## atomik_top_parallel
module atomik_top_parallel #(
    parameter integer SYS_CLK_HZ = 94_500_000,
    parameter integer BAUD_RATE  = 115200,
    parameter integer N_BANKS    = 4
)(
    input  wire       sys_clk,
    input  wire       sys_rst_n,
    input  wire       uart_rx,
    output wire       uart_tx,
    output wire [5:0] led
);
    wire clk_int;
    wire pll_lock;
    assign clk_int  = sys_clk;
    assign pll_lock = 1'b1;
    reg [15:0] por_cnt;
    always @(posedge sys_clk or negedge sys_rst_n) begin
        if (!sys_rst_n)
            por_cnt <= 16'd0;
        else if (por_cnt != 16'hFFFF)
            por_cnt <= por_cnt + 16'd1;
    end
    wire por_done = (por_cnt == 16'hFFFF);
    reg [2:0] rst_sync;
    always @(posedge clk_int or negedge sys_rst_n) begin
        if (!sys_rst_n)
            rst_sync <= 3'b000;
        else
            rst_sync <= {rst_sync[1:0], (por_done & pll_lock)};
    end
    wire internal_rst_n = rst_sync[2];
    reg [23:0] heartbeat_cnt;
    always @(posedge clk_int or negedge internal_rst_n) begin
        if (!internal_rst_n)
            heartbeat_cnt <= 24'd0;
        else
            heartbeat_cnt <= heartbeat_cnt + 24'd1;
    end
    localparam integer BAUD_DIV = SYS_CLK_HZ / BAUD_RATE;
    localparam integer HALF_BIT = BAUD_DIV / 2;
    reg [15:0] rx_baud_cnt;
    reg [3:0]  rx_bit_cnt;
    reg [7:0]  rx_shift;
    reg [7:0]  rx_data;
    reg        rx_valid;
    reg [1:0]  rx_state;
    reg [2:0]  rx_sync;
    wire rx_pin = rx_sync[2];
    always @(posedge clk_int or negedge internal_rst_n) begin
        if (!internal_rst_n)
            rx_sync <= 3'b111;
        else
            rx_sync <= {rx_sync[1:0], uart_rx};
    end
    localparam RX_IDLE  = 2'd0;
    localparam RX_START = 2'd1;
    localparam RX_DATA  = 2'd2;
    localparam RX_STOP  = 2'd3;
    always @(posedge clk_int or negedge internal_rst_n) begin
        if (!internal_rst_n) begin
            rx_state    <= RX_IDLE;
            rx_baud_cnt <= 16'd0;
            rx_bit_cnt  <= 4'd0;
            rx_shift    <= 8'd0;
            rx_data     <= 8'd0;
            rx_valid    <= 1'b0;
        end else begin
            rx_valid <= 1'b0;
            case (rx_state)
                RX_IDLE: begin
                    if (!rx_pin) begin
                        rx_state    <= RX_START;
  ...
make LEC_CHECK=0 CAP_MARGIN=15 CELL_PAD_IN_SITES_DETAIL_PLACEMENT=2 CORE_ASPECT_RATIO=0.57 CORE_MARGIN=2 CORE_UTILIZATION=17 CTS_CLUSTER_SIZE=88 MAX_ROUTING_LAYER=met4 MIN_ROUTING_LAYER=met2 PLACE_DENSITY=0.44 SETUP_SLACK_MARGIN=1.21 SLEW_MARGIN=20 finish   # period 4.05 ns
run.sh (not shown) runs the stock make flow with config.mk's settings and CLKGATE_MAP_FILE=.
The baseline produced a layout that fails on setup timing.
Next try:
CAP_MARGIN = 20   (was 15)
CORE_ASPECT_RATIO = not set   (was 0.57)
CORE_UTILIZATION = 50   (was 17)
CTS_CLUSTER_DIAMETER = 121   (was not set)
CTS_CLUSTER_SIZE = not set   (was 88)
GPL_ROUTABILITY_DRIVEN = 0   (was not set)
HOLD_SLACK_MARGIN = -0.04   (was not set)
PLACE_DENSITY = not set   (was 0.44)
SETUP_SLACK_MARGIN = not set   (was 1.21)
clock period = 4.53 ns   (was 4.05 ns; I/O delays follow)
=> The new run aborted during global routing. Synthesized area is unchanged. Synthesized cell count is unchanged. Die size came out lower by well over a third.
Next try:
ABC_AREA = 0   (was not set)
CELL_PAD_IN_SITES_GLOBAL_PLACEMENT = 1   (was not set)
CORE_ASPECT_RATIO = 1.52   (was not set)
CORE_UTILIZATION = 55   (was 50)
CTS_CLUSTER_DIAMETER = 277   (was 121)
GPL_ROUTABILITY_DRIVEN = not set   (was 0)
GPL_TIMING_DRIVEN = 1   (was not set)
HOLD_SLACK_MARGIN = not set   (was -0.04)
MAX_ROUTING_LAYER = not set   (was met4)
SETUP_SLACK_MARGIN = 0.98   (was not set)
clock period = 4.08 ns   (was 4.53 ns; I/O delays follow)
With this change the flow stopped in clock tree synthesis.
Synthesized cell count stays the same.
Area after synthesis stays the same.
Die area fell by 8.9%.
Next try:
ABC_AREA = not set   (was 0)
CAP_MARGIN = 0   (was 20)
CORE_ASPECT_RATIO = not set   (was 1.52)
CORE_UTILIZATION = 19   (was 55)
CTS_CLUSTER_DIAMETER = 121   (was 277)
GPL_ROUTABILITY_DRIVEN = 1   (was not set)
GPL_TIMING_DRIVEN = 0   (was 1)
HOLD_SLACK_MARGIN = -0.04   (was not set)
MAX_ROUTING_LAYER = met4   (was not set)
PLACE_DENSITY_LB_ADDON = 0.27   (was not set)
SETUP_SLACK_MARGIN = not set   (was 0.98)
TNS_END_PERCENT = 65   (was not set)
clock period = 4.53 ns   (was 4.08 ns; I/O delays follow)
=>
- This time the run completed without violations
- synthesized cell count is unchanged
- area after synthesis stays the same
- die area rises to 2.9 times its value
Next try:
ABC_AREA = 1   (was not set)
CAP_MARGIN = 40   (was 0)
CELL_PAD_IN_SITES_GLOBAL_PLACEMENT = 2   (was 1)
CORE_UTILIZATION = 32   (was 19)
CTS_CLUSTER_DIAMETER = 143   (was 121)
GPL_ROUTABILITY_DRIVEN = not set   (was 1)
HOLD_SLACK_MARGIN = not set   (was -0.04)
MIN_ROUTING_LAYER = not set   (was met2)
PLACE_DENSITY = 0.6   (was not set)
PLACE_DENSITY_LB_ADDON = not set   (was 0.27)
SETUP_SLACK_MARGIN = -0.21   (was not set)
TNS_END_PERCENT = not set   (was 65)
clock period = 10.2 ns   (was 4.53 ns; I/O delays follow)
What happened: The new run finished with timing, DRC and antenna clean; sequential cell count is unchanged; worst setup slack gets better by 4.9 ns; total power goes down by about 56%; synthesized cell count came out higher by about 34%; first-iteration DRC count shrinks by 66%.
Next try:
ABC_AREA = not set   (was 1)
CAP_MARGIN = 20   (was 40)
CELL_PAD_IN_SITES_DETAIL_PLACEMENT = not set   (was 2)
CELL_PAD_IN_SITES_GLOBAL_PLACEMENT = not set   (was 2)
CORE_UTILIZATION = 40   (was 32)
CTS_CLUSTER_DIAMETER = not set   (was 143)
GPL_TIMING_DRIVEN = not set   (was 0)
MAX_ROUTING_LAYER = not set   (was met4)
SETUP_SLACK_MARGIN = not set   (was -0.21)
clock period = 5.71 ns   (was 10.2 ns; I/O delays follow)
Result:
- routed wire length is lower by about 30%
- cell area is lower by 10%
- clock power is higher by 64%
- power is higher by 71%
Power and IR drop assume default switching activity.
